==> v27: inputs <==
==> flow/design.v <==
`timescale 1ns/1ps
module dut #(
    parameter int DATAW = 16
)(
    input  wire                 clk,
    input  wire                 rst_n,
    input  wire                 in_valid,
    output wire                 in_ready,
    input  wire signed [DATAW-1:0] in_data,
    output reg                  out_valid,
    input  wire                 out_ready,
    output reg signed [2*DATAW-1:0] out_data
);
    assign in_ready = rst_n && (!out_valid || out_ready);
    always @(posedge clk or negedge rst_n) begin
        if (!rst_n) begin
            out_valid <= 1'b0;
            out_data  <= '0;
        end else begin
            if (in_valid && in_ready) begin
                out_data  <= in_data * in_data;  
                out_valid <= 1'b1;
            end else if (out_valid && out_ready) begin
                out_valid <= 1'b0;
            end
        end
    end
endmodule
==> flow/run.sh <==
#!/bin/bash
# the make line also repeats each setting of config.mk as NAME=value (left out here)
make -C /OpenROAD-flow-scripts/flow DESIGN_CONFIG=/design/flow/config.mk WORK_HOME=/design/flow/orfs CLKGATE_MAP_FILE= finish
==> flow/config.mk <==
export PLATFORM = sky130hd
export DESIGN_NAME = dut
export DESIGN_NICKNAME = dut
export VERILOG_FILES = /design/flow/design.v
export SDC_FILE = /design/flow/constraint.sdc
export NUM_CORES = 4
export LEC_CHECK = 0
export CAP_MARGIN = 20
export CORE_MARGIN = 2
export CORE_UTILIZATION = 72
export CTS_CLUSTER_DIAMETER = 85
export CTS_CLUSTER_SIZE = 24
export PLACE_DENSITY_LB_ADDON = 0.27
export SLEW_MARGIN = 20
==> flow/constraint.sdc <==
create_clock -name core_clock -period 6.86 [get_ports {clk}]
set_input_delay 1.3720 -clock core_clock [delete_from_list [all_inputs] [get_ports {clk}]]
set_output_delay 1.3720 -clock core_clock [all_outputs]
set_load 0.01 [all_outputs]
==> v35: changes against v27 <==
--- a/flow/config.mk
+++ b/flow/config.mk
@@ -9,6 +9,4 @@
 export CORE_MARGIN = 2
-export CORE_UTILIZATION = 72
-export CTS_CLUSTER_DIAMETER = 85
-export CTS_CLUSTER_SIZE = 24
-export PLACE_DENSITY_LB_ADDON = 0.27
+export CORE_UTILIZATION = 70
+export SETUP_SLACK_MARGIN = -0.15
 export SLEW_MARGIN = 20
==> flow/constraint.sdc (replaced) <==
create_clock -name core_clock -period 6.26 [get_ports {clk}]
set_input_delay 1.2520 -clock core_clock [delete_from_list [all_inputs] [get_ports {clk}]]
set_output_delay 1.2520 -clock core_clock [all_outputs]
set_load 0.01 [all_outputs]
==> v37: changes against v27 <==
==> flow/config.mk (replaced) <==
export PLATFORM = sky130hd
export DESIGN_NAME = dut
export DESIGN_NICKNAME = dut
export VERILOG_FILES = /design/flow/design.v
export SDC_FILE = /design/flow/constraint.sdc
export NUM_CORES = 4
export LEC_CHECK = 0
export ABC_AREA = 1
export CAP_MARGIN = 20
export CORE_MARGIN = 2
export CORE_UTILIZATION = 57
export CTS_CLUSTER_DIAMETER = 178
export CTS_CLUSTER_SIZE = 88
export PLACE_DENSITY = 0.6
export SETUP_SLACK_MARGIN = -0.48
export SLEW_MARGIN = 40
==> flow/constraint.sdc (replaced) <==
create_clock -name core_clock -period 6.19 [get_ports {clk}]
set_input_delay 1.2380 -clock core_clock [delete_from_list [all_inputs] [get_ports {clk}]]
set_output_delay 1.2380 -clock core_clock [all_outputs]
set_load 0.01 [all_outputs]
==> v6: changes against v27 <==
--- a/flow/config.mk
+++ b/flow/config.mk
@@ -10,5 +10,5 @@
 export CORE_UTILIZATION = 72
-export CTS_CLUSTER_DIAMETER = 85
-export CTS_CLUSTER_SIZE = 24
-export PLACE_DENSITY_LB_ADDON = 0.27
+export CTS_CLUSTER_DIAMETER = 80
+export CTS_CLUSTER_SIZE = 47
+export SETUP_SLACK_MARGIN = 0.85
 export SLEW_MARGIN = 20
==> flow/constraint.sdc (replaced) <==
create_clock -name core_clock -period 3.47 [get_ports {clk}]
set_input_delay 0.6940 -clock core_clock [delete_from_list [all_inputs] [get_ports {clk}]]
set_output_delay 0.6940 -clock core_clock [all_outputs]
set_load 0.01 [all_outputs]
==> qor summary <==
| quantity | v35 | v6 | v27 | v37 |
|---|---|---|---|---|
| Required time at the endpoint of the critical path | 6.37 ns | - | - | 6.36 ns |
| Init Core Util | 71.3% | 73.8% | 73.8% | 58.6% |
| Clock sinks | 32 | - | 32 | 32 |
| Result of the run | failed layout checks | aborted with a tool error | aborted with a tool error | failed layout checks |
| Stage where the flow stopped | - | clock tree synthesis (4_1_cts) | global routing (5_1_grt) | - |
| Layout check failures | setup timing | - | - | setup timing |
| Highest metal layer used by the detailed router | met5 | - | - | met4 |
| Core ar. | 14,400 µm² | 13,900 µm² | 13,900 µm² | 18,800 µm² |
| Count of cell instances traversed by the critical path | 20 | - | - | 24 |
| Final TNS setup | -7.69 ns | - | - | -4.75 ns |
| Routed wire per std cell | 28.6 µm | - | - | 14.7 µm |
| Placed instance area | 12,500 µm² | 13,100 µm² | 12,300 µm² | 13,200 µm² |
| Remaining design rule violation count | 0 | - | - | 0 |
| Cell row count | 44 | 43 | 43 | 50 |
| Total wirelength of the detailed-routed design | 45.5 mm | - | - | 27.6 mm |
| Multi-input gates | 740 | - | - | 903 |
| Fin Clk Skew | 0.00676 ns | - | - | 0.00421 ns |
| Number of endpoints failing setup at the final stage | 20 | - | - | 22 |
| Post-synthesis cell count from yosys | 1,138 | 1,138 | 1,138 | 1,419 |

========
==> trial 85: inputs <==
RTL: the design.v shown in full above, as it stands there.
==> flow/config.mk <==
export PLATFORM = sky130hd
export DESIGN_NAME = dut
export DESIGN_NICKNAME = dut
export VERILOG_FILES = /design/flow/design.v
export SDC_FILE = /design/flow/constraint.sdc
export NUM_CORES = 4
export LEC_CHECK = 0
export CAP_MARGIN = 20
export CELL_PAD_IN_SITES_GLOBAL_PLACEMENT = 3
export CORE_MARGIN = 7
export CORE_UTILIZATION = 40
export CTS_CLUSTER_DIAMETER = 336
export CTS_CLUSTER_SIZE = 41
export PLACE_DENSITY = 0.35
export SETUP_SLACK_MARGIN = -0.66
export SLEW_MARGIN = 20
export TNS_END_PERCENT = 20
==> flow/constraint.sdc <==
create_clock -name core_clock -period 7.5 [get_ports {clk}]
set_input_delay 1.5000 -clock core_clock [delete_from_list [all_inputs] [get_ports {clk}]]
set_output_delay 1.5000 -clock core_clock [all_outputs]
set_load 0.01 [all_outputs]
run.sh (not shown) runs the stock make flow with config.mk's settings and CLKGATE_MAP_FILE=.
==> build 78 (differences from trial 85) <==
==> flow/config.mk (replaced) <==
export PLATFORM = sky130hd
export DESIGN_NAME = dut
export DESIGN_NICKNAME = dut
export VERILOG_FILES = /design/flow/design.v
export SDC_FILE = /design/flow/constraint.sdc
export NUM_CORES = 4
export LEC_CHECK = 0
export CAP_MARGIN = 20
export CELL_PAD_IN_SITES_GLOBAL_PLACEMENT = 1
export CORE_MARGIN = 6
export CORE_UTILIZATION = 19
export CTS_CLUSTER_DIAMETER = 87
export GPL_ROUTABILITY_DRIVEN = 0
export GPL_TIMING_DRIVEN = 0
export SLEW_MARGIN = 5
==> trial 29 (differences from trial 85) <==
==> flow/config.mk (replaced) <==
export PLATFORM = sky130hd
export DESIGN_NAME = dut
export DESIGN_NICKNAME = dut
export VERILOG_FILES = /design/flow/design.v
export SDC_FILE = /design/flow/constraint.sdc
export NUM_CORES = 4
export LEC_CHECK = 0
export CAP_MARGIN = 20
export CORE_MARGIN = 2
export CORE_UTILIZATION = 65
export PLACE_DENSITY = 0.6
export SETUP_SLACK_MARGIN = 1.12
export SLEW_MARGIN = 20
export TNS_END_PERCENT = 5
==> comparison table <==
metric                                                                       trial 29                 build 78                 trial 85
Maximum number of pins on one net before global-route repair                       57                       35                       57
Number of port buffers                                                             52                       50                       52
Outcome                                                       complete, no violations  complete, no violations  complete, no violations
Die span in x                                                                  130 um                   245 um                   174 um
Total vias in the final route                                                   8,064                    7,477                    7,567
Area used by multi-input combinational logic                                 8840 um2                 8190 um2                 8110 um2
Final instance count without filler cells                                       1,475                    1,884                    1,608
NumNets Final                                                                   1,605                    1,537                    1,619
Chip area                                                                  16,800 um2               59,900 um2               30,400 um2
Share of cell area taken by flip-flops and latches                              6.21%                    6.72%                    6.58%
